$ cat design.v
`timescale 1ns/10ps
module SVD (
    clk,
    rst,
    we,
    oe,
    data_i,
    element_sel,
    ready,
    data_o_UV,
    data_o_S
);
input                clk;
input                rst;
input                we;
input                oe;
input         [1:0]  element_sel;
input         [4:0]  data_i;
output reg           ready;
output        [7:0]  data_o_UV;
output        [6:0]  data_o_S;
parameter STAND_BY   = 3'd0;
parameter DATA_IN    = 3'd1;
parameter CACULATION = 3'd2;
parameter READY      = 3'd3;
parameter DATA_OUT   = 3'd4;
parameter INPUT_0    = 2'd0;
parameter INPUT_1    = 2'd1;
parameter INPUT_2    = 2'd2;
parameter INPUT_3    = 2'd3;
parameter OUTPUT_0   = 2'd0;
parameter OUTPUT_1   = 2'd1;
parameter OUTPUT_2   = 2'd2;
parameter OUTPUT_3   = 2'd3;
wire                 next_start;
wire                 next_output_bit_sel;
wire                 finish;
wire                 ready_next;
reg           [2:0]  state;
reg           [2:0]  next_state;
reg                  start;
reg                  output_bit_sel;
reg           [2:0]  element_cnt;
reg           [2:0]  next_element_cnt;
reg    signed [9:0]  a0_i;
reg    signed [9:0]  a1_i;
reg    signed [9:0]  a2_i;
reg    signed [9:0]  a3_i;
reg    signed [9:0]  next_a0_i;
reg    signed [9:0]  next_a1_i;
reg    signed [9:0]  next_a2_i;
reg    signed [9:0]  next_a3_i;
reg           [7:0]  data_o_UV_r;
reg           [6:0]  data_o_S_r;
wire   signed [13:0] S0, S1, S2, S3;         
wire   signed [7:0]  U0, U1, U2, U3;
wire   signed [7:0]  V0, V1, V2, V3;
reg    signed [10:0] U[0:1][0:1],            
                     U_next[0:1][0:1],
                     V[0:1][0:1],
                     V_next[0:1][0:1];
reg    signed [17:0] S[0:1][0:1],            
                     S_next[0:1][0:1];
reg                  uv_count;
wire                 uv_count_next;
reg           [3:0]  i_count;
wire          [3:0]  i_count_next;
reg                  ref_count;
wire                 ref_count_next;
reg           [1:0]  state_c, 
                     state_c_next;
reg    signed [26:0] temp_S[0:1][0:1];
reg    signed [19:0] temp_U[0:1][0:1],
                     temp_V[0:1][0:1];
parameter UV_COUNT  = 1'd1;
parameter I_COUNT   = 4'd9;
parameter REF_COUNT = 1'd1;
parameter WAIT      = 2'd0;
parameter ROTATE    = 2'd1;
parameter MULTIPLY  = 2'd2;
parameter REFLECT   = 2'd3;
wire signed [17:0] KS  = 18'b0_0000_0000_010_111_100;
wire signed [10:0] KUV = 11'b0_0_100_110_101;
integer i, j;
assign next_start  = (element_cnt == 3'd3 && next_element_cnt == 3'd4)? 1'd1 : 1'd0;
assign next_output_bit_sel = (state == DATA_OUT || state == DATA_IN)? ~output_bit_sel : 1'd0; 
assign finish = (state == DATA_OUT && element_sel == OUTPUT_3 && output_bit_sel == 1'd1)? 1'd1 : 1'd0;
assign data_o_UV   = data_o_UV_r;
assign data_o_S   = data_o_S_r;
always@(*) begin
    case(state)
        STAND_BY:begin
            if(we == 1'd1) next_state = DATA_IN;
            else next_state = STAND_BY;
        end
        DATA_IN:begin
            if(start == 1'd1) next_state = CACULATION;
            else next_state = DATA_IN;
        end
        CACULATION:begin
            if(ready == 1'd1) next_state = READY;
            else next_state = CACULATION;
        end
        READY:begin
            if(oe == 1'd1) next_state = DATA_OUT;
            else next_state = READY;
        end
        DATA_OUT:begin
            if(finish == 1'd1) next_state = STAND_BY;
            else next_state = DATA_OUT;
        end
        default:next_state = state;
    endcase
end
always@(*) begin
    next_a0_i        = a0_i;
    next_a1_i        = a1_i;
    next_a2_i        = a2_i;
    next_a3_i        = a3_i;
    next_element_cnt = 3'd0;
    data_o_UV_r      = 8'd0;
    data_o_S_r       = 7'd0;
    case(state)
        DATA_IN:begin
            case(element_sel)
                INPUT_0: begin
                    if(output_bit_sel == 1'd0) begin
                        next_a0_i[4:0] = data_i;
                        next_element_cnt = element_cnt;
                    end
                    else begin
                        next_a0_i[9:5] = data_i;
                        next_element_cnt = element_cnt + 3'd1;
                    end
                end
                INPUT_1:begin
                    if(output_bit_sel == 1'd0) begin
                        next_a1_i[4:0] = data_i;
                        next_element_cnt = element_cnt;
                    end
                    else begin
                        next_a1_i[9:5] = data_i;
                        next_element_cnt = element_cnt + 3'd1;
                    end
                end
                INPUT_2:begin
                    if(output_bit_sel == 1'd0) begin
                        next_a2_i[4:0] = data_i;
                        next_element_cnt = element_cnt;
                    end
                    else begin
                        next_a2_i[9:5] = data_i;
                        next_element_cnt = element_cnt + 3'd1;
                    end
                end
                INPUT_3:begin 
                    if(output_bit_sel == 1'd0) begin
                        next_a3_i[4:0] = data_i;
                        next_element_cnt = element_cnt;
                    end
                    else begin
                        next_a3_i[9:5] = data_i;
                        next_element_cnt = element_cnt + 3'd1;
                    end
                end
            endcase
        end
        DATA_OUT:begin
            case(element_sel)
                OUTPUT_0: begin
                    if(output_bit_sel == 1'd0) begin
                        data_o_UV_r = U0[7:0];
                        data_o_S_r  = S0[6:0];
                    end
                    else begin
                        data_o_UV_r = V0[7:0];
                        data_o_S_r  = S0[13:7];
                    end
                end
                OUTPUT_1: begin
                    if(output_bit_sel == 1'd0) begin
                        data_o_UV_r = U1[7:0];
                        data_o_S_r  = S1[6:0];
                    end
                    else begin
                        data_o_UV_r = V1[7:0];
                        data_o_S_r  = S1[13:7];
                    end
                end
                OUTPUT_2: begin
                    if(output_bit_sel == 1'd0) begin
                        data_o_UV_r = U2[7:0];
                        data_o_S_r  = S2[6:0];
                    end
                    else begin
                        data_o_UV_r = V2[7:0];
                        data_o_S_r  = S2[13:7];
                    end
                end
                OUTPUT_3: begin
                    if(output_bit_sel == 1'd0) begin
                        data_o_UV_r = U3[7:0];
                        data_o_S_r  = S3[6:0];
                    end
                    else begin
                        data_o_UV_r = V3[7:0];
                        data_o_S_r  = S3[13:7];
                    end
                end
            endcase
        end
        default:begin
            next_a0_i        = a0_i;
            next_a1_i        = a1_i;
            next_a2_i        = a2_i;
            next_a3_i        = a3_i;
            next_element_cnt = 3'd0;
            data_o_UV_r      = 8'd0;
            data_o_S_r       = 7'd0;
        end
    endcase
end
assign uv_count_next  = (state_c == WAIT)? 1'd0: uv_count + 1'b1;
assign i_count_next   = (start == 1'd1 || (uv_count == UV_COUNT && i_count == I_COUNT))? 
                            4'd0: (uv_count == UV_COUNT)? i_count + 4'd1: i_count;
assign ref_count_next = (state_c == MULTIPLY && state_c_next == REFLECT)? 1'd0: ~ref_count;
assign ready_next = (start == 1'd1)? 1'd0: (state_c == REFLECT && ref_count == REF_COUNT)? 1'd1: ready;
assign S0 = S[0][0] >>> 4;
assign S1 = S[0][1] >>> 4;
assign S2 = S[1][0] >>> 4;
assign S3 = S[1][1] >>> 4;
assign U0 = U[0][0] >>> 3;
assign U1 = U[0][1] >>> 3;
assign U2 = U[1][0] >>> 3;
assign U3 = U[1][1] >>> 3;
assign V0 = V[0][0] >>> 3;
assign V1 = V[0][1] >>> 3;
assign V2 = V[1][0] >>> 3;
assign V3 = V[1][1] >>> 3;
always@(*) begin
    state_c_next = state_c;
    case(state_c)
        WAIT:     if(start == 1'd1) state_c_next = ROTATE;
        ROTATE:   if(uv_count == UV_COUNT && i_count == I_COUNT) state_c_next = MULTIPLY;
        MULTIPLY: state_c_next = REFLECT;
        REFLECT:  if(ref_count == REF_COUNT) state_c_next = WAIT;
    endcase
end
always@(*) begin
    temp_S[0][0] = 27'd0;
    temp_S[0][1] = 27'd0;
    temp_S[1][0] = 27'd0;
    temp_S[1][1] = 27'd0;
    temp_U[0][0] = 20'd0;
    temp_U[0][1] = 20'd0;
    temp_U[1][0] = 20'd0;
    temp_U[1][1] = 20'd0;
    temp_V[0][0] = 20'd0;
    temp_V[0][1] = 20'd0;
    temp_V[1][0] = 20'd0;
    temp_V[1][1] = 20'd0;
    S_next[0][0] = S[0][0];
    S_next[0][1] = S[0][1];
    S_next[1][0] = S[1][0];
    S_next[1][1] = S[1][1];
    U_next[0][0] = U[0][0];
    U_next[0][1] = U[0][1];
    U_next[1][0] = U[1][0];
    U_next[1][1] = U[1][1];
    V_next[0][0] = V[0][0];
    V_next[0][1] = V[0][1];
    V_next[1][0] = V[1][0];
    V_next[1][1] = V[1][1];
    case(state_c)
        WAIT: begin
            if(start == 1'd1) begin
                S_next[0][0] = $signed({ {2{a0_i[9]}}, a0_i[8:0], 7'b0 });
                S_next[0][1] = $signed({ {2{a1_i[9]}}, a1_i[8:0], 7'b0 });
                S_next[1][0] = $signed({ {2{a2_i[9]}}, a2_i[8:0], 7'b0 });
                S_next[1][1] = $signed({ {2{a3_i[9]}}, a3_i[8:0], 7'b0 });
                U_next[0][0] = 11'd512;
                U_next[0][1] = 11'd0;
                U_next[1][0] = 11'd0;
                U_next[1][1] = 11'd512;
                V_next[0][0] = 11'd512;
                V_next[0][1] = 11'd0;
                V_next[1][0] = 11'd0;
                V_next[1][1] = 11'd512;
            end
        end
        ROTATE: begin
            if(uv_count == 1'd0 && S[1][0] != $signed(18'd0)) begin  
                if(S[0][0][17] ^ S[1][0][17]) begin
                    S_next[0][0] = S[0][0] - (S[1][0] >>> i_count);
                    S_next[1][0] = S[1][0] + (S[0][0] >>> i_count);
                    S_next[0][1] = S[0][1] - (S[1][1] >>> i_count);
                    S_next[1][1] = S[1][1] + (S[0][1] >>> i_count);
                    U_next[0][0] = U[0][0] - (U[0][1] >>> i_count);
                    U_next[0][1] = U[0][1] + (U[0][0] >>> i_count);
                    U_next[1][0] = U[1][0] - (U[1][1] >>> i_count);
                    U_next[1][1] = U[1][1] + (U[1][0] >>> i_count);
                end
                else begin
                    S_next[0][0] = S[0][0] + (S[1][0] >>> i_count);
                    S_next[1][0] = S[1][0] - (S[0][0] >>> i_count);
                    S_next[0][1] = S[0][1] + (S[1][1] >>> i_count);
                    S_next[1][1] = S[1][1] - (S[0][1] >>> i_count);
                    U_next[0][0] = U[0][0] + (U[0][1] >>> i_count);
                    U_next[0][1] = U[0][1] - (U[0][0] >>> i_count);
                    U_next[1][0] = U[1][0] + (U[1][1] >>> i_count);
                    U_next[1][1] = U[1][1] - (U[1][0] >>> i_count);
                end
            end
            else if(uv_count == 1'd1 && S[0][1] != $signed(18'd0))begin
                if(S[0][0][17] ^ S[0][1][17]) begin  
                    S_next[0][0] = S[0][0] - (S[0][1] >>> i_count);
                    S_next[0][1] = S[0][1] + (S[0][0] >>> i_count);
                    S_next[1][0] = S[1][0] - (S[1][1] >>> i_count);
                    S_next[1][1] = S[1][1] + (S[1][0] >>> i_count);
                    V_next[0][0] = V[0][0] - (V[0][1] >>> i_count);
                    V_next[0][1] = V[0][1] + (V[0][0] >>> i_count);
                    V_next[1][0] = V[1][0] - (V[1][1] >>> i_count);
                    V_next[1][1] = V[1][1] + (V[1][0] >>> i_count);
                end
                else begin
                    S_next[0][0] = S[0][0] + (S[0][1] >>> i_count);
                    S_next[0][1] = S[0][1] - (S[0][0] >>> i_count);
                    S_next[1][0] = S[1][0] + (S[1][1] >>> i_count);
                    S_next[1][1] = S[1][1] - (S[1][0] >>> i_count);
                    V_next[0][0] = V[0][0] + (V[0][1] >>> i_count);
                    V_next[0][1] = V[0][1] - (V[0][0] >>> i_count);
                    V_next[1][0] = V[1][0] + (V[1][1] >>> i_count);
                    V_next[1][1] = V[1][1] - (V[1][0] >>> i_count);
                end
            end
        end
        MULTIPLY: begin
            temp_S[0][0] = KS * S[0][0];
            temp_S[0][1] = KS * S[0][1];
            temp_S[1][0] = KS * S[1][0];
            temp_S[1][1] = KS * S[1][1];
            temp_U[0][0] = KUV * U[0][0];
            temp_U[0][1] = KUV * U[0][1];
            temp_U[1][0] = KUV * U[1][0];
            temp_U[1][1] = KUV * U[1][1];
            temp_V[0][0] = KUV * V[0][0];
            temp_V[0][1] = KUV * V[0][1];
            temp_V[1][0] = KUV * V[1][0];
            temp_V[1][1] = KUV * V[1][1];
            S_next[0][0] = temp_S[0][0] >>> 9; 
            S_next[0][1] = temp_S[0][1] >>> 9; 
            S_next[1][0] = temp_S[1][0] >>> 9; 
            S_next[1][1] = temp_S[1][1] >>> 9; 
            U_next[0][0] = temp_U[0][0] >>> 9; 
            U_next[0][1] = temp_U[0][1] >>> 9; 
            U_next[1][0] = temp_U[1][0] >>> 9; 
            U_next[1][1] = temp_U[1][1] >>> 9; 
            V_next[0][0] = temp_V[0][0] >>> 9; 
            V_next[0][1] = temp_V[0][1] >>> 9; 
            V_next[1][0] = temp_V[1][0] >>> 9; 
            V_next[1][1] = temp_V[1][1] >>> 9; 
        end
        REFLECT: begin
            if(S[ref_count][ref_count][17] == 1'd1) begin
                S_next[0][ref_count] = $signed(~S[0][ref_count] + 18'd1);
                S_next[1][ref_count] = $signed(~S[1][ref_count] + 18'd1);
                V_next[0][ref_count] = $signed(~V[0][ref_count] + 11'd1);
                V_next[1][ref_count] = $signed(~V[1][ref_count] + 11'd1);
            end
        end
    endcase
end
always@(posedge clk or negedge rst) begin
	if(!rst) begin
        state           <= STAND_BY;
        start           <= 1'd0;
        element_cnt     <= 3'd0;
        output_bit_sel  <= 1'd0;
        a0_i            <= 10'd0;
        a1_i            <= 10'd0;
        a2_i            <= 10'd0;
        a3_i            <= 10'd0;
        for(i = 0; i != 2; i = i + 1) begin
            for(j = 0; j != 2; j = j + 1) begin
                S[i][j] <= 18'd0;
                U[i][j] <= 11'd0;
                V[i][j] <= 11'd0;
            end
        end
        ready           <= 1'd1;
        uv_count        <= 1'd0;
        i_count         <= 4'd0;
        ref_count       <= 1'd0;
        state_c         <= WAIT;
	end
	else begin
        state           <= next_state;
        start           <= next_start;
        element_cnt     <= next_element_cnt;
        output_bit_sel  <= next_output_bit_sel;
        a0_i            <= next_a0_i;
        a1_i            <= next_a1_i;
        a2_i            <= next_a2_i;
        a3_i            <= next_a3_i;
        for(i = 0; i != 2; i = i + 1) begin
            for(j = 0; j != 2; j = j + 1) begin
                S[i][j] <= S_next[i][j];
                U[i][j] <= U_next[i][j];
                V[i][j] <= V_next[i][j];
            end
        end
        ready           <= ready_next;
        uv_count        <= uv_count_next;
        i_count         <= i_count_next;
        ref_count       <= ref_count_next;
        state_c         <= state_c_next;
	end
end
endmodule
$ cat constraint.sdc
create_clock -name core_clock -period 10.0 [get_ports {clk}]
set_input_delay 2.0000 -clock core_clock [delete_from_list [all_inputs] [get_ports {clk}]]
set_output_delay 2.0000 -clock core_clock [all_outputs]
set_load 0.01 [all_outputs]
$ cat config.mk
export PLATFORM = sky130hd
export DESIGN_NAME = SVD
export DESIGN_NICKNAME = SVD
export VERILOG_FILES = /design/flow/design.v
export SDC_FILE = /design/flow/constraint.sdc
export NUM_CORES = 4
export LEC_CHECK = 0
export CAP_MARGIN = 20
export CELL_PAD_IN_SITES_DETAIL_PLACEMENT = 0
export CORE_MARGIN = 2
export CORE_UTILIZATION = 67
export CTS_CLUSTER_DIAMETER = 377
export GPL_ROUTABILITY_DRIVEN = 0
export MIN_ROUTING_LAYER = met2
export PLACE_DENSITY = 0.52
export SLEW_MARGIN = 25
$ cat run.sh
#!/bin/bash
# the make line also repeats each setting of config.mk as NAME=value (left out here)
make -C /OpenROAD-flow-scripts/flow DESIGN_CONFIG=/design/flow/config.mk WORK_HOME=/design/flow/orfs CLKGATE_MAP_FILE= finish
==> impl_metrics.toml, run 1 <==
# flow metrics
[outcome]
status = "stopped before the end"
lastStage = "5_1_grt"
error_line = "[ERROR GRT-0116] Global routing finished with congestion. Check the congestion regions in the DRC Viewer."

[logic_synthesis]
top_cells_by_area = "ha_1, fa_1, dfrtp_1, xnor2_1, inv_1"
synthArstFlopShare_pct = 100
synthXorXnorAreaFrac_pct = 9.46
synth.avg_cell_area_um2 = 8.67
synthCells = 5994
synthSimpleGateAreaFrac_pct = 11.9
synth-compound-area-share_pct = 15.9
syn-num-nets = 7209
edf_count = 0
seq_area_frac_synth_pct = 10.7
top_cell = "ha_1"
top_cells_by_count = "ha_1, inv_1, nand2_1, nor2_1, fa_1"
largest_area_cell = "ha_1"
yosysUniqueCellTypes = 100
ys_area_um2 = 52000
yosysTopAreaCellShare_pct = 18.7
adder_share_pct = 35.2
synth_flops = 221
synth_area_um2 = 52000
synthFlopType = "dfrtp_1"
mux_share_pct = 9.73
logic_family = "adder cells"
yosys_cells = 5994
synth_warnings = 10

[floorplan]
ios = 27
fp-utilization_pct = 67.4
die_y_um = 282
die_area_um2 = 79800
core.rowCount = 102
core_area_um2 = 77100
dieWidth_um = 282

[grt]
gr-usage-all-layers_pct = 68.3
grt-ovfl-total = 6

[placed_design]
dp_slack_ns = 2.55
dp_hpwl_um = 123000
io_buffers = 26

[clock_network]
ctsResizeCount = 0
holdBufCountCts = 0
cts_buffers = 29
clock-root-buffer = "clkbuf_16"
cts_setup_buffers = 0
cts.sinks = 221
clock_path_buffers = 3
cts-htree-levels = 1
through the flow:
stage	area [µm²]	std cells	hold WS [ns]	util (%)
floorplan	52000	5994	0.438	-
global placement	53300	6894	0.473	69.1
detailed placement	53300	6894	0.477	69.1
CTS	54300	6947	0.487	70.4
layer usage:
metal	track usage [%]	GRT overflow
met3	82.5	1
met4	38.2	3
met1	-	-
met5	52.7	2
met2	72.9	0
==> run 2, diff against run 1 <==
CELL_PAD_IN_SITES_DETAIL_PLACEMENT = default   (was 0)
CORE_UTILIZATION = 70   (was 67)
CTS_CLUSTER_DIAMETER = default   (was 377)
GPL_ROUTABILITY_DRIVEN = default   (was 0)
MAX_ROUTING_LAYER = met4   (was default)
MIN_ROUTING_LAYER = default   (was met2)
PLACE_DENSITY = default   (was 0.52)
SLEW_MARGIN = 20   (was 25)
clock period = 4.97 ns   (was 10.0 ns; I/O delays follow)
==> run 2 against run 1 <==
  * The flow again stops in 5_1_grt
  * Synthesized cell count unchanged
  * Synthesized area unchanged
  * Die area decreased by 4.2%
==> impl_metrics.toml, run 2 <==
# flow metrics
[clock_network]
cts.sinks = 221
clock_path_buffers = 3
cts-htree-levels = 1
clock-root-buffer = "clkbuf_16"
holdBufCountCts = 0
cts_buffers = 29

[outcome]
lastStage = "5_1_grt"
error_line = "[ERROR GRT-0232] Routing congestion too high. Check the congestion heatmap in the GUI."
status = "stopped before the end"

[logic_synthesis]
synth_warnings = 10
top_cells_by_count = "ha_1, inv_1, nand2_1, nor2_1, fa_1"
synthFlopType = "dfrtp_1"
ys_area_um2 = 52000
logic_family = "adder cells"
synthSimpleGateAreaFrac_pct = 11.9
synth.avg_cell_area_um2 = 8.67
mux_share_pct = 9.73
yosysUniqueCellTypes = 100
top_cells_by_area = "ha_1, fa_1, dfrtp_1, xnor2_1, inv_1"
top_cell = "ha_1"
yosysTopAreaCellShare_pct = 18.7
largest_area_cell = "ha_1"
yosys_cells = 5994
synth-compound-area-share_pct = 15.9
seq_area_frac_synth_pct = 10.7
syn-num-nets = 7209
adder_share_pct = 35.2
synthArstFlopShare_pct = 100
synth_area_um2 = 52000
synthCells = 5994
edf_count = 0
synthXorXnorAreaFrac_pct = 9.46
synth_flops = 221

[floorplan]
dieWidth_um = 276
core.rowCount = 99
fp-utilization_pct = 71.0
die_y_um = 276
ios = 27
die_area_um2 = 76400
core_area_um2 = 73200

[placed_design]
io_buffers = 26
globalplace.congestion = 1.07
dp_hpwl_um = 151000

[grt]
gr-usage-all-layers_pct = 95.5
grt-ovfl-total = 2451
[run 2: repair_timing]
action	in CTS
gates resized	486
endpoints found under the hold margin	0
pin swaps	265
endpoints found under the setup margin	90
buffers inserted	175
gates cloned	6
[run 2: routing by layer]
layer | overflow | global-route usage [%]
met1 | 201 | 91.1
met2 | 1407 | 106
met3 | 262 | 86.2
met4 | 581 | 98.3
met5 | - | -
[run 2: stage by stage]
| stage | setup slack, ns | area, µm² | instances | hold WS, ns |
|---|---|---|---|---|
| after floorplan | -0.898 | 52500 | 5994 | 0.438 |
| after global placement | -0.789 | 60900 | 7774 | 0.468 |
| after detailed placement | -0.891 | 60900 | 7774 | 0.475 |
| after CTS | -0.743 | 65300 | 7999 | 0.423 |
==> run 3, diff against run 2 <==
ABC_AREA = 1   (was default)
CORE_ASPECT_RATIO = 1.98   (was default)
CORE_UTILIZATION = 51   (was 70)
CTS_CLUSTER_DIAMETER = 337   (was default)
CTS_CLUSTER_SIZE = 100   (was default)
MAX_ROUTING_LAYER = default   (was met4)
PLACE_DENSITY = 0.81   (was default)
SETUP_SLACK_MARGIN = -0.62   (was default)
TNS_END_PERCENT = 5   (was default)
clock period = 8.0 ns   (was 4.97 ns; I/O delays follow)
==> run 3 against run 2 <==
  * The flow again stops in 5_1_grt
  * Synthesized cell count increased by 30%
  * Synthesized area increased by 2.3%
  * Die area increased by 40%
==> impl_metrics.toml, run 3 <==
# flow metrics
[logic_synthesis]
synth-compound-area-share_pct = 17.7
yosysUniqueCellTypes = 73
synth.avg_cell_area_um2 = 6.81
top_cell = "nand2_1"
top_cells_by_area = "ha_1, fa_1, nand2_1, dfrtp_1, inv_1"
ys_area_um2 = 53200
synthCells = 7811
adder_share_pct = 34.4
synthArstFlopShare_pct = 100
largest_area_cell = "ha_1"
synth_warnings = 10
syn-num-nets = 9026
synthSimpleGateAreaFrac_pct = 24.0
synth_flops = 221
synthFlopType = "dfrtp_1"
mux_share_pct = 0.228
top_cells_by_count = "nand2_1, inv_1, ha_1, o21ai_0, nor2_1"
edf_count = 0
logic_family = "adder cells"
yosys_cells = 7811
synth_area_um2 = 53200
synthXorXnorAreaFrac_pct = 2.17
yosysTopAreaCellShare_pct = 18.3
seq_area_frac_synth_pct = 10.4

[floorplan]
die_y_um = 458
die_area_um2 = 107000
core.rowCount = 166
dieWidth_um = 233
ios = 27
fp-utilization_pct = 51.4
core_area_um2 = 103000

[placed_design]
globalplace.congestion = 1.13
dp_hpwl_um = 201000
placed_area_um2 = 54900
io_buffers = 26

[grt]
grt-ovfl-total = 20
gr-usage-all-layers_pct = 51.4

[clock_network]
clock-root-buffer = "clkbuf_16"
cts.sinks = 221
holdBufCountCts = 0
clock_path_buffers = 3
ctsResizeCount = 0
cts-htree-levels = 1
cts_setup_buffers = 0
cts_buffers = 6

[outcome]
error_line = "[ERROR GRT-0116] Global routing finished with congestion. Check the congestion regions in the DRC Viewer."
lastStage = "5_1_grt"
status = "stopped before the end"
[run 3: metal layers]
| metal | global-route usage [%] | GRT overflow |
|---|---|---|
| met1 | 48.0 | 0 |
| met2 | 81.1 | 7 |
| met3 | 18.1 | 2 |
| met4 | 59.7 | 11 |
| met5 | 0.326 | 0 |
[run 3: through the flow]
| stage | hold WS, ns | std cells | worst slack [ns] | utilization (%) |
|---|---|---|---|---|
| floorplan | 0.403 | 7811 | 2.65 | - |
| global placement | 0.462 | 9048 | 0.967 | 53.1 |
| detailed placement | 0.471 | 9048 | 0.928 | 53.1 |
| CTS | 0.297 | 9056 | 0.876 | 53.3 |
==> run 4, diff against run 3 <==
CAP_MARGIN = 0   (was 20)
CORE_ASPECT_RATIO = default   (was 1.98)
CORE_UTILIZATION = 71   (was 51)
CTS_CLUSTER_DIAMETER = 232   (was 337)
CTS_CLUSTER_SIZE = default   (was 100)
PLACE_DENSITY = default   (was 0.81)
PLACE_DENSITY_LB_ADDON = 0.01   (was default)
SETUP_SLACK_MARGIN = default   (was -0.62)
TNS_END_PERCENT = 40   (was 5)
clock period = 4.49 ns   (was 8.0 ns; I/O delays follow)
==> run 4 against run 3 <==
  * The run again fails in 5_1_grt
  * Synthesized area stayed put
  * Die area is 28% lower
  * Synthesized cell count stayed put
==> impl_metrics.toml, run 4 <==
# flow metrics
[clock_network]
cts-htree-levels = 1
clock_path_buffers = 3
clock-root-buffer = "clkbuf_16"
holdBufCountCts = 0
cts.sinks = 221
cts_buffers = 30

[floorplan]
core.rowCount = 100
fp-utilization_pct = 71.5
die_y_um = 278
die_area_um2 = 77100
ios = 27
core_area_um2 = 74300
dieWidth_um = 278

[placed_design]
globalplace.congestion = 1.20
placed_area_um2 = 63400
dp_hpwl_um = 166000
dp_slack_ns = -0.751
io_buffers = 26

[logic_synthesis]
top_cells_by_area = "ha_1, fa_1, nand2_1, dfrtp_1, inv_1"
top_cell = "nand2_1"
yosysUniqueCellTypes = 73
yosys_cells = 7811
adder_share_pct = 34.4
synth_warnings = 10
synth_area_um2 = 53200
synthSimpleGateAreaFrac_pct = 24.0
synthArstFlopShare_pct = 100
synthCells = 7811
seq_area_frac_synth_pct = 10.4
top_cells_by_count = "nand2_1, inv_1, ha_1, o21ai_0, nor2_1"
edf_count = 0
logic_family = "adder cells"
largest_area_cell = "ha_1"
ys_area_um2 = 53200
syn-num-nets = 9026
synthXorXnorAreaFrac_pct = 2.17
mux_share_pct = 0.228
synth-compound-area-share_pct = 17.7
synth.avg_cell_area_um2 = 6.81
synthFlopType = "dfrtp_1"
synth_flops = 221
yosysTopAreaCellShare_pct = 18.3

[grt]
gr-usage-all-layers_pct = 102
grt-ovfl-total = 4635

[outcome]
error_line = "[ERROR GRT-0232] Routing congestion too high. Check the congestion heatmap in the GUI."
status = "stopped before the end"
lastStage = "5_1_grt"
-- run 4: timing repair --
| item | in CTS |
|---|---|
| setup buffers | 133 |
| gates cloned | 7 |
| pin swaps | 174 |
| setup endpoints to repair | 119 |
| gates resized | 473 |
-- run 4: through the flow --
step	utilization [%]	TNS, ns	instances
4_1_cts	90.2	-26.48	10011
3_3_place_gp	85.3	-22.38	9817
3_5_place_dp	85.3	-40.03	9817
2_1_floorplan	-	-1.77	7811
-- run 4: per-layer routing --
metal  GRT overflow  GRT usage (%)
met5             19           73.2
met4           1115            112
met3            202           88.9
met2           3101            119
met1            198           93.4
==> run 5, diff against run 4 <==
ABC_AREA = default   (was 1)
CAP_MARGIN = 20   (was 0)
CORE_ASPECT_RATIO = 0.97   (was default)
CORE_UTILIZATION = 33   (was 71)
CTS_CLUSTER_DIAMETER = 248   (was 232)
GPL_ROUTABILITY_DRIVEN = 1   (was default)
PLACE_DENSITY_LB_ADDON = default   (was 0.01)
SETUP_SLACK_MARGIN = 1.71   (was default)
TNS_END_PERCENT = default   (was 40)
clock period = 11.6 ns   (was 4.49 ns; I/O delays follow)
==> run 5 against run 4 <==
  * Now clean on timing, DRC and antenna
  * Die area increased by 110%
  * Synthesized area decreased by 2.3%
  * Synthesized cell count decreased by 23%
==> impl_metrics.toml, run 5 <==
# physical design summary
[outcome]
status = "timing/DRC/antenna clean"

[critical_path]
r2r_end = "S[2][16]$_DFFE_PN0P_"
path_class = "primary input to output port"
critical_path_required_ns = 9.28
arrival_ns = 5.68
crit_path_end = "data_o_UV[5]"
cp_cell_sequence = "buf_2, buf_4, inv_1, nor2_1, buf_4, nand2_1, o21ai_0, and2_1, o21ai_0, a21oi_1, clkdlybuf4s50_1"
crit_fanout = 52
cp.buffers_inverters = 5
crit_family = "buffers and inverters"
critPathSlowestCell = "clkdlybuf4s50_1"
worstSetupStartpointType = "primary input"
r2r_setup_slack_ns = 3.80
rr_worst_depth = 24
crit_cells = 11
worstReg2RegStart = "i_count[1]$_DFFE_PN0P_"
slowest_delay_ns = 0.63
cp-end-kind = "output port"
crit_start = "element_sel[0]"

[clock_network]
cts.sinks = 221
tritoncts = "yes"
ctsResizeCount = 0
clk_pin_slew_ns = 0.06
holdBufCountCts = 0
clock-root-buffer = "clkbuf_16"
cts_setup_buffers = 0
cts-htree-levels = 1
clock_latency_ns = 0.64
clock_path_buffers = 3
cts_buffers = 30

[grt]
gr-usage-all-layers_pct = 20.7
grt-ovfl-total = 0
grt_first_pass_wirelength_um = 261000
grt_max_degree = 99
grt_antenna_before_repair = 5
grt_pass1_vias = 43657

[routing]
routed_wl_um = 168000
drt_iter0_drc = 4512
antenna_left = 0
drc = 0
vias_per_cell = 5.54
wl_per_cell_um = 21.0
vias = 44408
dr.pass1.iters = 8

[sta]
fmaxAchievable_mhz = 125
final_hold_viol_count = 0
finalMaxSlewViolations = 0
worstMarginPinSlew_ns = 1.20
fin_crit_sh_pct = 69.0
min_period_ns = 8.00
maxSlewHeadroom_pct = 19.3
fin_ws_ns = 3.60
setup_viol = 0
rsz0062_at_grt = "no"
fin_skew_ns = 0.0240
setup_tns_ns = 0

[min_path]
hold_end = "state[0]$_DFF_PN1_"
hp-start = "state[0]$_DFF_PN1_"
hold_depth = 2
hp-class = "flop to flop"

[floorplan]
fp-utilization_pct = 33.2
core_area_um2 = 157000
die_y_um = 395
ios = 27
dieWidth_um = 407
core.rowCount = 143
die_area_um2 = 161000

[placed_design]
io_buffers = 26
dp_slack_ns = 3.78
globalplace.congestion = 0.943
dp.cells = 7956
dp_hpwl_um = 127000

[logic_synthesis]
syn-num-nets = 7209
yosysUniqueCellTypes = 100
logic_family = "adder cells"
top_cells_by_area = "ha_1, fa_1, dfrtp_1, xnor2_1, inv_1"
synthXorXnorAreaFrac_pct = 9.46
synth_flops = 221
synthCells = 5994
synthArstFlopShare_pct = 100
yosys_cells = 5994
largest_area_cell = "ha_1"
mux_share_pct = 9.73
synthFlopType = "dfrtp_1"
adder_share_pct = 35.2
synth.avg_cell_area_um2 = 8.67
top_cells_by_count = "ha_1, inv_1, nand2_1, nor2_1, fa_1"
top_cell = "ha_1"
yosysTopAreaCellShare_pct = 18.7
ys_area_um2 = 52000
synth_area_um2 = 52000
seq_area_frac_synth_pct = 10.7
synthSimpleGateAreaFrac_pct = 11.9
synth-compound-area-share_pct = 15.9
edf_count = 0
synth_warnings = 10

[flow_run]
tool_warnings = 69
maxCapViolations = 0

[layout]
syn2layout_area_growth_pct = 7.08
nets = 7101
fin_cells = 8011
fin_util_pct = 35.5
## run 5: per-stage QoR
step	area, µm²	hold slack, ns
after global placement	54600	0.468
after global routing	55600	0.503
after floorplan	52000	0.438
after detailed placement	54600	0.469
after CTS	55600	0.486
final	55600	0.487
## run 5: per-layer routing
| metal | GRT usage, % | routed length (µm) |
|---|---|---|
| met1 | 28.7 | 73600 |
| met2 | 32.7 | 74800 |
| met3 | 3.71 | 14000 |
| met4 | 6.06 | 5560 |
| met5 | 0 | 23 |
## run 5: area by class of cell
class,count,area [µm²]
antenna,1,2.50
clock buffer,42,897
clock inverter,12,141
fill,16107,101000
inverter,707,2650
multi-input combinational,4808,42800
sequential,221,5560
tap,2102,2630
timing repair buffer,118,958
==> run 6, diff against run 5 <==
CORE_ASPECT_RATIO = default   (was 0.97)
CORE_UTILIZATION = 40   (was 33)
CTS_CLUSTER_DIAMETER = default   (was 248)
GPL_ROUTABILITY_DRIVEN = default   (was 1)
SETUP_SLACK_MARGIN = default   (was 1.71)
clock period = 8.0 ns   (was 11.6 ns; I/O delays follow)
==> run 6 against run 5 <==
  * Still clean
  * Design area is 0.38% lower
  * Utilization is 7.4 points higher
  * Die area is 17% lower
  * Synthesized area stayed put
  * First-iteration DRC count is 14% lower
  * Via count is 0.48% higher
==> impl_metrics.toml, run 6 <==
# physical design summary
[logic_synthesis]
edf_count = 0
yosys_cells = 5994
top_cells_by_area = "ha_1, fa_1, dfrtp_1, xnor2_1, inv_1"
largest_area_cell = "ha_1"
ys_area_um2 = 52000
synthArstFlopShare_pct = 100
synth_area_um2 = 52000
adder_share_pct = 35.2
synthFlopType = "dfrtp_1"
synth_flops = 221
logic_family = "adder cells"
synthSimpleGateAreaFrac_pct = 11.9
syn-num-nets = 7209
synth-compound-area-share_pct = 15.9
top_cells_by_count = "ha_1, inv_1, nand2_1, nor2_1, fa_1"
yosysUniqueCellTypes = 100
synthXorXnorAreaFrac_pct = 9.46
mux_share_pct = 9.73
synth_warnings = 10
yosysTopAreaCellShare_pct = 18.7
seq_area_frac_synth_pct = 10.7
top_cell = "ha_1"
synthCells = 5994
synth.avg_cell_area_um2 = 8.67

[critical_path]
worstSetupStartpointType = "flop"
crit_family = "AND-OR/OR-AND gates"
crit_path_end = "S[1][17]$_DFFE_PN0P_"
worstReg2RegStart = "i_count[1]$_DFFE_PN0P_"
r2r_end = "S[1][17]$_DFFE_PN0P_"
crit_fanout = 39
arrival_ns = 7.77
critical_path_required_ns = 8.49
critPathSlowestCell = "dfrtp_4"
path_class = "flop to flop"
crit_start = "i_count[1]$_DFFE_PN0P_"
crit_cells = 26
cp.buffers_inverters = 2
rr_worst_depth = 26
slowest_delay_ns = 0.77
r2r_setup_slack_ns = 0.73
cp-end-kind = "flop"

[clock_network]
clock-root-buffer = "clkbuf_16"
cts.sinks = 221
cts_setup_buffers = 0
cts_buffers = 31
cts-htree-levels = 1
tritoncts = "yes"
ctsResizeCount = 0
clock_path_buffers = 3
clk_pin_slew_ns = 0.06
clock_latency_ns = 0.65
holdBufCountCts = 0

[sta]
min_period_ns = 7.27
final_hold_viol_count = 0
fin_skew_ns = 0.0296
finalMaxSlewViolations = 0
fin_crit_sh_pct = 90.9
maxSlewHeadroom_pct = 24.1
worstMarginPinSlew_ns = 1.13
fmaxAchievable_mhz = 137
rsz0062_at_grt = "no"
setup_tns_ns = 0
setup_viol = 0

[outcome]
status = "timing/DRC/antenna clean"

[floorplan]
die_y_um = 364
core_area_um2 = 129000
core.rowCount = 132
fp-utilization_pct = 40.2
die_area_um2 = 133000
dieWidth_um = 364
ios = 27

[placed_design]
placed_area_um2 = 54300
io_buffers = 26
dp_hpwl_um = 129000
globalplace.congestion = 0.953

[grt]
grt_pass1_vias = 44040
grt_max_degree = 118
grt-ovfl-total = 0
gr-usage-all-layers_pct = 25.5
grt_antenna_before_repair = 7
grt_first_pass_wirelength_um = 265000

[routing]
antenna_left = 0
routed_wl_um = 169000
drc = 0
vias_per_cell = 5.81
dr.pass1.iters = 6
wl_per_cell_um = 22.1
vias = 44620
drt_iter0_drc = 3890

[min_path]
hp-class = "flop to flop"
hold_end = "state[0]$_DFF_PN1_"
hold_depth = 2
hp-start = "state[0]$_DFF_PN1_"

[layout]
final_area_um2 = 55400
syn2layout_area_growth_pct = 6.67
nets = 7125

[flow_run]
maxCapViolations = 0
tool_warnings = 75
## run 6: final cells by class
class / instances / area, µm²
fillers: 12918 / 73700
clock buffers: 43 / 861
repair buffers: 141 / 1160
inverters: 707 / 2650
flip-flops and latches: 221 / 5560
multi-input cells: 4808 / 42800
diodes: 1 / 2.50
well taps: 1742 / 2180
clock inverters: 13 / 215
## run 6: metal layers
metal  vias up  global-route usage, %  routed length [µm]
met1     21896                   34.7               72700
met2      1754                   41.7               77300
met5         -                      0                  33
li1      20617                      -                   -
met3       349                   2.91               12200
met4         4                   9.19                7240
## run 6: per-stage QoR
stage	setup WS [ns]	cells	hold WS, ns	util (%)
finish	0.726	7676	0.489	42.9
global route	0.261	7675	0.511	42.9
CTS	0.890	7675	0.487	42.9
detailed placement	0.919	7619	0.475	42.1
global placement	1.03	7619	0.461	42.1
floorplan	1.65	5994	0.438	-
==> run 7, diff against run 6 <==
CORE_UTILIZATION = 61   (was 40)
SETUP_SLACK_MARGIN = 1.42   (was default)
clock period = 5.46 ns   (was 8.0 ns; I/O delays follow)
==> run 7 against run 6 <==
  * Now fails the layout checks on setup timing
  * First-iteration DRC count is 43% higher
  * Synthesized cell count unchanged
  * Flip-flop count unchanged
  * Critical path type unchanged
  * Critical endpoint unchanged
==> impl_metrics.toml, run 7 <==
# physical design summary
[logic_synthesis]
top_cell = "ha_1"
yosys_cells = 5994
ys_area_um2 = 52000
synthArstFlopShare_pct = 100
edf_count = 0
synth.avg_cell_area_um2 = 8.67
largest_area_cell = "ha_1"
synth-compound-area-share_pct = 15.9
logic_family = "adder cells"
synthSimpleGateAreaFrac_pct = 11.9
synth_area_um2 = 52000
synth_warnings = 10
synthFlopType = "dfrtp_1"
top_cells_by_count = "ha_1, inv_1, nand2_1, nor2_1, fa_1"
synthCells = 5994
seq_area_frac_synth_pct = 10.7
yosysUniqueCellTypes = 100
adder_share_pct = 35.2
top_cells_by_area = "ha_1, fa_1, dfrtp_1, xnor2_1, inv_1"
yosysTopAreaCellShare_pct = 18.7
synth_flops = 221
syn-num-nets = 7209
mux_share_pct = 9.73
synthXorXnorAreaFrac_pct = 9.46

[sta]
fmaxAchievable_mhz = 169
finalMaxSlewViolations = 0
min_period_ns = 5.93
rsz0062_at_grt = "yes"
setup_viol = 26
fin_crit_sh_pct = 109
setup_tns_ns = -4.20
fin_ws_ns = -0.474
maxSlewHeadroom_pct = 28.3
fin_skew_ns = 0.0332
final_hold_viol_count = 0
worstMarginPinSlew_ns = 1.06

[layout]
nets = 7889
syn2layout_area_growth_pct = 24.2
fill_cells = 6225

[placed_design]
dp_slack_ns = -0.309
dp_hpwl_um = 140000
globalplace.congestion = 1.01
io_buffers = 26

[clock_network]
clk_pin_slew_ns = 0.06
clock_path_buffers = 3
cts.sinks = 221
tritoncts = "yes"
cts-htree-levels = 1
cts_buffers = 29
clock-root-buffer = "clkbuf_16"
clock_latency_ns = 0.65

[grt]
grt-ovfl-total = 0
gr-usage-all-layers_pct = 41.4
grt_pass1_vias = 47673
grt_antenna_before_repair = 7
grt_first_pass_wirelength_um = 278000
grt_max_degree = 105

[critical_path]
cp.buffers_inverters = 3
crit_start = "i_count[0]$_DFFE_PN0P_"
crit_cells = 24
worstReg2RegStart = "i_count[0]$_DFFE_PN0P_"
slowest_delay_ns = 0.54
worstSetupStartpointType = "flop"
critical_path_required_ns = 5.98
rr_worst_depth = 24
crit_top_cell = "a211o_1"
crit_family = "simple AND/OR/NAND/NOR gates"
path_class = "flop to flop"
r2r_setup_slack_ns = -0.47
arrival_ns = 6.46
cp-end-kind = "flop"
critPathSlowestCell = "or4_4"
crit_fanout = 5
cp_cell_sequence = "buf_12, mux2_4, o21a_1, mux4_2, or4_4, a211o_1, a211o_1, nand3b_4, or2_4, nor2_4, xnor2_1, o21ai_1, ha_2, or3_4, nor3_4, nor4b_4, buf_4, o21ai_4, o221ai_2, a31o_2, buf_6, nor4_4, a311oi_1, a41oi_1"
crit_path_end = "S[1][17]$_DFFE_PN0P_"
r2r_end = "S[1][17]$_DFFE_PN0P_"

[floorplan]
ios = 27
dieWidth_um = 296
die_y_um = 296
core_area_um2 = 84700
core.rowCount = 107
die_area_um2 = 87500
fp-utilization_pct = 61.3

[routing]
vias = 49333
routed_wl_um = 186000
vias_per_cell = 6.29
drc = 0
dr.pass1.iters = 7
drt_iter0_drc = 5564
antenna_left = 0
wl_per_cell_um = 23.6

[outcome]
status = "complete, but fails checks"
so.violations = "setup timing"

[flow_run]
tool_warnings = 77
maxCapViolations = 0

[min_path]
hp-class = "primary input to async pin"
run 7: timing repair:
item	CTS	global route
endpoints found under the hold margin	0	0
gates resized	306	402
gates cloned	6	0
endpoints found under the setup margin	160	162
pin swaps	215	343
hold buffers	0	0
buffers inserted	100	78
run 7: layout make-up:
type | count | area, µm² | share of cell area [%]
tap | 1144 | 1430 | 2.22
clock inverter | 12 | 181 | 0.281
inverter | 707 | 2660 | 4.13
sequential | 221 | 5590 | 8.66
multi-input combinational | 4808 | 46200 | 71.6
antenna | 5 | 12.5 | 0.0194
clock buffer | 42 | 855 | 1.32
timing repair buffer | 907 | 7620 | 11.8
run 7: metal layers:
metal / routed length, µm / GRT usage (%)
met5: 63 / 0
met4: 9150 / 15.8
met3: 21000 / 8.90
met2: 80400 / 63.4
met1: 74900 / 57.3
run 7: per-stage QoR:
step / utilization (%) / cells / area [µm²] / hold slack, ns
finish: 76.1 / 7846 / 64500 / 0.454
global route: 76.1 / 7841 / 64500 / 0.467
CTS: 73.0 / 7763 / 61900 / 0.462
detailed placement: 69.2 / 7603 / 58700 / 0.471
global placement: 69.2 / 7603 / 58700 / 0.466
floorplan: - / 5994 / 52800 / 0.438
==> run 8, diff against run 7 <==
ABC_AREA = 1   (was default)
CAP_MARGIN = 15   (was 20)
CELL_PAD_IN_SITES_GLOBAL_PLACEMENT = 1   (was default)
CORE_ASPECT_RATIO = 0.51   (was default)
CORE_UTILIZATION = 40   (was 61)
CTS_CLUSTER_DIAMETER = 164   (was default)
CTS_CLUSTER_SIZE = 31   (was default)
GPL_ROUTABILITY_DRIVEN = 1   (was default)
MIN_ROUTING_LAYER = met2   (was default)
SETUP_SLACK_MARGIN = -0.28   (was 1.42)
SLEW_MARGIN = 30   (was 20)
clock period = 8.0 ns   (was 5.46 ns; I/O delays follow)
==> run 8 against run 7 <==
  * The run now fails in 5_1_grt
  * Synthesized area is 2.3% higher
  * Synthesized cell count is 30% higher
  * Die area is 55% higher
==> impl_metrics.toml, run 8 <==
# flow metrics
[logic_synthesis]
logic_family = "adder cells"
synth_flops = 221
synth-compound-area-share_pct = 17.7
synthFlopType = "dfrtp_1"
synth.avg_cell_area_um2 = 6.81
syn-num-nets = 9026
synthSimpleGateAreaFrac_pct = 24.0
top_cells_by_count = "nand2_1, inv_1, ha_1, o21ai_0, nor2_1"
yosysUniqueCellTypes = 73
synthArstFlopShare_pct = 100
synthXorXnorAreaFrac_pct = 2.17
top_cell = "nand2_1"
ys_area_um2 = 53200
edf_count = 0
largest_area_cell = "ha_1"
yosysTopAreaCellShare_pct = 18.3
adder_share_pct = 34.4
seq_area_frac_synth_pct = 10.4
top_cells_by_area = "ha_1, fa_1, nand2_1, dfrtp_1, inv_1"
yosys_cells = 7811
synth_area_um2 = 53200
synth_warnings = 10
mux_share_pct = 0.228
synthCells = 7811

[clock_network]
cts.sinks = 221
clock_path_buffers = 3
cts_setup_buffers = 0
clock-root-buffer = "clkbuf_16"
ctsResizeCount = 0
cts_buffers = 11
holdBufCountCts = 0
cts-htree-levels = 1

[placed_design]
placed_area_um2 = 56000
globalplace.congestion = 1.20
io_buffers = 26
dp_hpwl_um = 229000
dp_slack_ns = 0.829

[floorplan]
dieWidth_um = 514
die_area_um2 = 136000
ios = 27
die_y_um = 264
fp-utilization_pct = 40.3
core_area_um2 = 132000
core.rowCount = 95

[grt]
grt-ovfl-total = 3822
gr-usage-all-layers_pct = 84.8

[outcome]
lastStage = "5_1_grt"
status = "stopped before the end"
error_line = "[ERROR GRT-0116] Global routing finished with congestion. Check the congestion regions in the DRC Viewer."
-- run 8: stage by stage --
step | utilization [%] | std cells
after floorplan | - | 7811
after global placement | 42.5 | 9518
after detailed placement | 42.5 | 9520
after CTS | 42.8 | 9537
-- run 8: per-layer routing --
metal / GRT overflow / global-route usage, %
met3: 3323 / 110
met5: 371 / 91.5
met4: 64 / 50.1
met1: - / -
met2: 64 / 80.8
==> run 9, diff against run 8 <==
ABC_AREA = default   (was 1)
CAP_MARGIN = 20   (was 15)
CELL_PAD_IN_SITES_GLOBAL_PLACEMENT = default   (was 1)
CORE_ASPECT_RATIO = default   (was 0.51)
CORE_UTILIZATION = 56   (was 40)
CTS_CLUSTER_DIAMETER = default   (was 164)
CTS_CLUSTER_SIZE = default   (was 31)
GPL_ROUTABILITY_DRIVEN = default   (was 1)
MIN_ROUTING_LAYER = default   (was met2)
SETUP_SLACK_MARGIN = 1.22   (was -0.28)
SLEW_MARGIN = 20   (was 30)
clock period = 4.16 ns   (was 8.0 ns; I/O delays follow)
==> run 9 against run 8 <==
  * The layout now fails its checks (setup timing)
  * Die area shrank 30%
  * Synthesized area shrank 2.3%
  * Synthesized cell count shrank 23%
==> impl_metrics.toml, run 9 <==
# physical design summary
[outcome]
status = "complete, but fails checks"
so.violations = "setup timing"

[flow_run]
tool_warnings = 73
maxCapViolations = 0

[logic_synthesis]
largest_area_cell = "ha_1"
top_cells_by_count = "ha_1, inv_1, nand2_1, nor2_1, fa_1"
ys_area_um2 = 52000
synthSimpleGateAreaFrac_pct = 11.9
yosysTopAreaCellShare_pct = 18.7
top_cells_by_area = "ha_1, fa_1, dfrtp_1, xnor2_1, inv_1"
synth.avg_cell_area_um2 = 8.67
yosysUniqueCellTypes = 100
top_cell = "ha_1"
synth-compound-area-share_pct = 15.9
syn-num-nets = 7209
synth_warnings = 10
edf_count = 0
synthXorXnorAreaFrac_pct = 9.46
mux_share_pct = 9.73
seq_area_frac_synth_pct = 10.7
synthFlopType = "dfrtp_1"
yosys_cells = 5994
synth_area_um2 = 52000
synth_flops = 221
synthCells = 5994
logic_family = "adder cells"
synthArstFlopShare_pct = 100
adder_share_pct = 35.2

[routing]
wl_per_cell_um = 22.6
vias = 52039
drc = 0
routed_wl_um = 198000
antenna_left = 0
vias_per_cell = 5.96
drt_iter0_drc = 4719
dr.pass1.iters = 6

[critical_path]
r2r_end = "S[1][17]$_DFFE_PN0P_"
worstSetupStartpointType = "flop"
slowest_delay_ns = 0.55
crit_fanout = 6
critical_path_required_ns = 4.65
worstReg2RegStart = "i_count[0]$_DFFE_PN0P_"
crit_family = "AND-OR/OR-AND gates"
rr_worst_depth = 24
arrival_ns = 6.37
crit_start = "i_count[0]$_DFFE_PN0P_"
path_class = "flop to flop"
crit_path_end = "S[1][17]$_DFFE_PN0P_"
cp-end-kind = "flop"
cp.buffers_inverters = 2
critPathSlowestCell = "or4_4"
r2r_setup_slack_ns = -1.72
crit_cells = 24
cp_cell_sequence = "buf_8, mux2_4, o21a_1, mux4_2, or4_4, a211o_1, a211o_1, nand3b_4, or2_4, nor2_4, xnor2_1, o21ai_1, ha_2, or3_4, nor3_4, nor4b_2, o21ai_1, buf_4, o221ai_4, a31o_4, nand4_1, o31ai_1, a311oi_1, a41oi_1"

[floorplan]
die_y_um = 309
ios = 27
die_area_um2 = 95200
core_area_um2 = 91800
fp-utilization_pct = 56.6
dieWidth_um = 309
core.rowCount = 111

[layout]
syn2layout_area_growth_pct = 34.9
fin_cells = 8732
nets = 8680

[clock_network]
cts.sinks = 221
clock-root-buffer = "clkbuf_16"
clock_path_buffers = 3
holdBufCountCts = 0
cts-htree-levels = 1
tritoncts = "yes"
cts_buffers = 30
clock_latency_ns = 0.67
clk_pin_slew_ns = 0.07

[sta]
fin_skew_ns = 0.0441
maxSlewHeadroom_pct = 28.6
final_hold_viol_count = 0
fmaxAchievable_mhz = 170
worstMarginPinSlew_ns = 1.07
fin_ws_ns = -1.72
min_period_ns = 5.88
fin_crit_sh_pct = 141
finalMaxSlewViolations = 0
rsz0062_at_grt = "yes"
setup_viol = 144

[placed_design]
dp_hpwl_um = 154000
io_buffers = 26
dp.cells = 8496
globalplace.congestion = 1.02

[grt]
grt-ovfl-total = 0
gr-usage-all-layers_pct = 40.9
grt_max_degree = 99
grt_first_pass_wirelength_um = 299000
grt_antenna_before_repair = 7
grt_pass1_vias = 52278

[min_path]
hp-class = "primary input to async pin"
-- run 9: area by class of cell --
| class | instances | area [µm²] |
|---|---|---|
| Multi-Input combinational cell | 4808 | 45800 |
| Timing Repair Buffer | 1697 | 13500 |
| Clock inverter | 15 | 213 |
| Antenna cell | 1 | 2.50 |
| Clock buffer | 40 | 828 |
| Inverter | 707 | 2670 |
| Sequential cell | 221 | 5580 |
| Tap cell | 1243 | 1560 |
| Fill cell | 6766 | 21700 |
-- run 9: stage by stage --
step | hold slack, ns | utilization (%) | setup slack, ns | instance area (µm²) | TNS (ns)
2_1_floorplan | 0.438 | - | -1.70 | 52600 | -69.72
3_3_place_gp | 0.471 | 70.5 | -1.62 | 64700 | -114.40
3_5_place_dp | 0.483 | 70.5 | -1.66 | 64700 | -122.81
4_1_cts | 0.309 | 74.4 | -1.49 | 68300 | -109.00
5_1_grt | 0.324 | 76.3 | -1.97 | 70100 | -148.75
6_report | 0.253 | 76.3 | -1.72 | 70100 | -125.83
-- run 9: timing repair --
action	in CTS	in global routing
cloned	1	1
buffers inserted	123	55
pin swaps	225	218
gates resized	373	299
endpoints found under the setup margin	175	175
-- run 9: metal layers --
layer  track usage, %  wire (µm)  part of all wire [%]
met1             51.4      75900                    38
met2             67.3      91500                    46
met3             6.54      16600                   8.4
met4             22.1      13600                   6.9
met5                0         44                 0.022
==> run 10, diff against run 9 <==
CORE_UTILIZATION = 72   (was 56)
CTS_CLUSTER_SIZE = 46   (was default)
HOLD_SLACK_MARGIN = 0.28   (was default)
PLACE_DENSITY_LB_ADDON = 0.0   (was default)
SETUP_SLACK_MARGIN = 0.81   (was 1.22)
clock period = 5.79 ns   (was 4.16 ns; I/O delays follow)
==> run 10 against run 9 <==
  * Still fails the layout checks on setup timing
  * Clock-buffer cell count grew 1
  * Setup slack gained 1.7 ns
  * Synthesized cell count is the same
  * Design area shrank 14%
  * First-iteration DRC count grew 44%
  * Non-clock buffer count shrank 1126
  * Synthesized area is the same
  * Via count shrank 4.6%
  * Cell count shrank 16%
  * Utilization grew 8.1 points
  * Global-route usage grew 5.2 points
  * Routed wire length shrank 8.4%
  * Critical endpoint is now S[0][14]$_DFFE_PN0P_
==> impl_metrics.toml, run 10 <==
# physical design summary
[critical_path]
path_class = "flop to flop"
r2r_setup_slack_ns = -0.06
critPathSlowestCell = "or4b_4"
crit_fanout = 5
cp-end-kind = "flop"
worstSetupStartpointType = "flop"
r2r_end = "S[0][14]$_DFFE_PN0P_"
crit_path_end = "S[0][14]$_DFFE_PN0P_"
crit_family = "simple AND/OR/NAND/NOR gates"
rr_worst_depth = 22
crit_cells = 22
worstReg2RegStart = "i_count[0]$_DFFE_PN0P_"
critical_path_required_ns = 6.32
crit_start = "i_count[0]$_DFFE_PN0P_"
slowest_delay_ns = 0.55
arrival_ns = 6.37
cp_cell_sequence = "buf_4, buf_6, buf_6, buf_8, mux4_2, mux4_2, or3_4, or4b_4, or3_4, buf_6, or2_4, nand2_2, xor2_1, a21oi_2, ha_4, or3_4, o2111a_1, nor2_2, xnor2_1, a221oi_1, o31ai_1, buf_4"
cp.buffers_inverters = 6

[logic_synthesis]
synthXorXnorAreaFrac_pct = 9.46
mux_share_pct = 9.73
yosysUniqueCellTypes = 100
largest_area_cell = "ha_1"
synth.avg_cell_area_um2 = 8.67
ys_area_um2 = 52000
top_cells_by_area = "ha_1, fa_1, dfrtp_1, xnor2_1, inv_1"
synthArstFlopShare_pct = 100
logic_family = "adder cells"
yosysTopAreaCellShare_pct = 18.7
edf_count = 0
synth_flops = 221
synth_warnings = 10
top_cells_by_count = "ha_1, inv_1, nand2_1, nor2_1, fa_1"
synthFlopType = "dfrtp_1"
synthSimpleGateAreaFrac_pct = 11.9
synth_area_um2 = 52000
synth-compound-area-share_pct = 15.9
adder_share_pct = 35.2
seq_area_frac_synth_pct = 10.7
syn-num-nets = 7209
top_cell = "ha_1"
yosys_cells = 5994
synthCells = 5994

[routing]
dr.pass1.iters = 8
antenna_left = 0
drt_iter0_drc = 6818
vias = 49654
wl_per_cell_um = 24.8
routed_wl_um = 181000
vias_per_cell = 6.79
drc = 0

[sta]
rsz0062_at_grt = "yes"
min_period_ns = 5.85
fin_ws_ns = -0.0566
final_hold_viol_count = 0
fin_skew_ns = 0.0245
setup_viol = 4
worstMarginPinSlew_ns = 1.17
maxSlewHeadroom_pct = 22.3
fin_crit_sh_pct = 101
fmaxAchievable_mhz = 171
finalMaxSlewViolations = 0

[clock_network]
cts_buffers = 29
clock_path_buffers = 3
clk_pin_slew_ns = 0.06
clock_latency_ns = 0.63
clock-root-buffer = "clkbuf_16"
cts-htree-levels = 1
tritoncts = "yes"
cts.sinks = 221

[flow_run]
maxCapViolations = 0
tool_warnings = 72

[grt]
grt_first_pass_wirelength_um = 268000
grt_max_degree = 74
gr-usage-all-layers_pct = 46.1
grt_pass1_vias = 48085
grt_antenna_before_repair = 10
grt-ovfl-total = 0

[layout]
syn2layout_area_growth_pct = 16.2
fin_cells = 7310
nets = 7553

[floorplan]
dieWidth_um = 273
die_area_um2 = 74300
die_y_um = 273
core_area_um2 = 71500
fp-utilization_pct = 72.7
core.rowCount = 98
ios = 27

[outcome]
status = "complete, but fails checks"
so.violations = "setup timing"

[min_path]
hold_depth = 1
hp-class = "flop to flop"
hp-start = "state_c[0]$_DFF_PN1_"
hold_end = "uv_count$_DFF_PN0_"

[placed_design]
dp_hpwl_um = 132000
io_buffers = 26
globalplace.congestion = 1.02
dp_slack_ns = -0.0450
dp.cells = 7056
## run 10: layout make-up
cell class | count | area [µm²]
repair buffers | 571 | 4830
clock inverters | 11 | 134
multi-input cells | 4808 | 45100
clock buffers | 41 | 851
diodes | 1 | 2.50
well taps | 950 | 1190
flip-flops and latches | 221 | 5580
fillers | 4251 | 11100
inverters | 707 | 2670
## run 10: timing repair
item	in CTS	in global routing
hold buffers	0	0
endpoints found under the hold margin	0	0
resized	193	351
gates cloned	1	6
buffers inserted	111	82
pin swaps	108	231
setup endpoints to repair	79	89
## run 10: per-layer routing
metal | track usage (%) | wire, µm
met1 | 61.7 | 66400
met5 | 0 | 108
met4 | 19.2 | 11000
met2 | 70.9 | 77200
met3 | 12.2 | 26200
## run 10: stage by stage
stage | util (%) | cell area [µm²] | hold WS, ns | setup TNS, ns
after floorplan | - | 52500 | 0.438 | -0.0776
after global placement | 77.7 | 55500 | 0.461 | 0
after detailed placement | 77.7 | 55500 | 0.471 | -0.0805
after CTS | 81.3 | 58100 | 0.492 | 0
after global routing | 84.5 | 60400 | 0.510 | -1.40
final | 84.5 | 60400 | 0.498 | -0.159
==> run 11, diff against run 10 <==
CTS_CLUSTER_SIZE = default   (was 46)
HOLD_SLACK_MARGIN = default   (was 0.28)
MAX_ROUTING_LAYER = met4   (was default)
PLACE_DENSITY_LB_ADDON = default   (was 0.0)
SETUP_SLACK_MARGIN = default   (was 0.81)
clock period = 7.0 ns   (was 5.79 ns; I/O delays follow)
==> run 11 against run 10 <==
  * The run now finishes clean
  * Design area fell by 9.4%
  * Clock-buffer cell count fell by 5
  * Register-to-register slack improved by 0.45 ns
  * Highest routed layer is now met4
  * Via count fell by 6.6%
  * Clock skew rose by 0.0024 ns
  * Routed wire length fell by 8.6%
  * Die area did not move
  * First-iteration DRC count fell by 9.2%
  * Maximum frequency fell by 12%
  * Critical path type unchanged
  * Non-clock buffer count fell by 395
  * Flip-flop count did not move
==> impl_metrics.toml, run 11 <==
# physical design summary
[outcome]
status = "timing/DRC/antenna clean"

[logic_synthesis]
logic_family = "adder cells"
ys_area_um2 = 52000
yosys_cells = 5994
synth.avg_cell_area_um2 = 8.67
adder_share_pct = 35.2
synth_flops = 221
largest_area_cell = "ha_1"
synthCells = 5994
syn-num-nets = 7209
synth_area_um2 = 52000
synthFlopType = "dfrtp_1"
top_cells_by_area = "ha_1, fa_1, dfrtp_1, xnor2_1, inv_1"
synth_warnings = 10
yosysTopAreaCellShare_pct = 18.7
synthXorXnorAreaFrac_pct = 9.46
yosysUniqueCellTypes = 100
edf_count = 0
top_cell = "ha_1"
mux_share_pct = 9.73
synthArstFlopShare_pct = 100
synthSimpleGateAreaFrac_pct = 11.9
seq_area_frac_synth_pct = 10.7
top_cells_by_count = "ha_1, inv_1, nand2_1, nor2_1, fa_1"
synth-compound-area-share_pct = 15.9

[sta]
setup_viol = 0
final_hold_viol_count = 0
worstMarginPinSlew_ns = 1.17
min_period_ns = 6.61
fmaxAchievable_mhz = 151
rsz0062_at_grt = "no"
maxSlewHeadroom_pct = 22.1
fin_crit_sh_pct = 94.4
finalMaxSlewViolations = 0
setup_tns_ns = 0
fin_skew_ns = 0.0269

[grt]
grt-ovfl-total = 0
grt_first_pass_wirelength_um = 257000
grt_max_degree = 103
grt_antenna_before_repair = 4
gr-usage-all-layers_pct = 45.7
grt_pass1_vias = 45552

[floorplan]
ios = 27
die_area_um2 = 74300
fp-utilization_pct = 72.7
die_y_um = 273
core.rowCount = 98
core_area_um2 = 71500
dieWidth_um = 273

[critical_path]
critPathSlowestCell = "dfrtp_4"
arrival_ns = 7.07
r2r_setup_slack_ns = 0.39
cp.buffers_inverters = 3
crit_family = "AND-OR/OR-AND gates"
worstSetupStartpointType = "flop"
crit_start = "i_count[0]$_DFFE_PN0P_"
crit_path_end = "S[1][17]$_DFFE_PN0P_"
cp-end-kind = "flop"
worstReg2RegStart = "i_count[0]$_DFFE_PN0P_"
path_class = "flop to flop"
critical_path_required_ns = 7.46
r2r_end = "S[1][17]$_DFFE_PN0P_"
crit_cells = 27
crit_fanout = 26
slowest_delay_ns = 0.73
rr_worst_depth = 27

[routing]
vias = 46384
vias_per_cell = 6.71
dr.pass1.iters = 9
routed_wl_um = 165000
drt_iter0_drc = 6193
drc = 0
antenna_left = 0
wl_per_cell_um = 23.9

[clock_network]
clock-root-buffer = "clkbuf_16"
clk_pin_slew_ns = 0.08
tritoncts = "yes"
cts_setup_buffers = 0
cts-htree-levels = 1
clock_path_buffers = 3
clock_latency_ns = 0.61
cts_buffers = 29
cts.sinks = 221

[flow_run]
maxCapViolations = 0
tool_warnings = 73

[placed_design]
globalplace.congestion = 1.04
io_buffers = 26
dp_hpwl_um = 127000
dp.cells = 6862
placed_area_um2 = 53600

[layout]
fill_cells = 5214
syn2layout_area_growth_pct = 5.27
seq_area_um2 = 5560
nets = 7158
fin_cells = 6916
final_area_um2 = 54700
logic_area_um2 = 42800

[min_path]
hold_depth = 2
hp-class = "flop to flop"
hp-start = "state[0]$_DFF_PN1_"
hold_end = "state[0]$_DFF_PN1_"
-- run 11: repair_timing --
action | 4_1_cts | 5_1_grt
hold buffers | 0 | 0
endpoints found under the hold margin | 0 | 0
setup endpoints to repair | 0 | 3
resized | 0 | 3
-- run 11: cell type report --
type | count | area share [%]
Timing Repair Buffer | 176 | 2.68
Antenna cell | 3 | 0.0137
Inverter | 707 | 4.85
Clock inverter | 15 | 0.425
Multi-Input combinational cell | 4808 | 78.3
Tap cell | 950 | 2.17
Clock buffer | 36 | 1.43
Sequential cell | 221 | 10.2
-- run 11: stage by stage --
step                setup slack [ns]  hold slack (ns)  util (%)
global route                 0.00863            0.518      76.5
CTS                            0.468            0.489      76.5
finish                         0.390            0.491      76.5
floorplan                      0.652            0.438         -
detailed placement             0.495            0.469      75.0
global placement               0.602            0.466      75.0
-- run 11: per-layer routing --
layer / part of all wire, % / wire (µm) / track usage [%] / up-vias
met1: 40 / 65400 / 61.1 / 22249
li1: - / - / - / 20679
met3: 13 / 21400 / 10.6 / 606
met4: 5.1 / 8490 / 18.1 / 0
met2: 42 / 70100 / 67.2 / 2850
met5: 0 / 0 / - / -
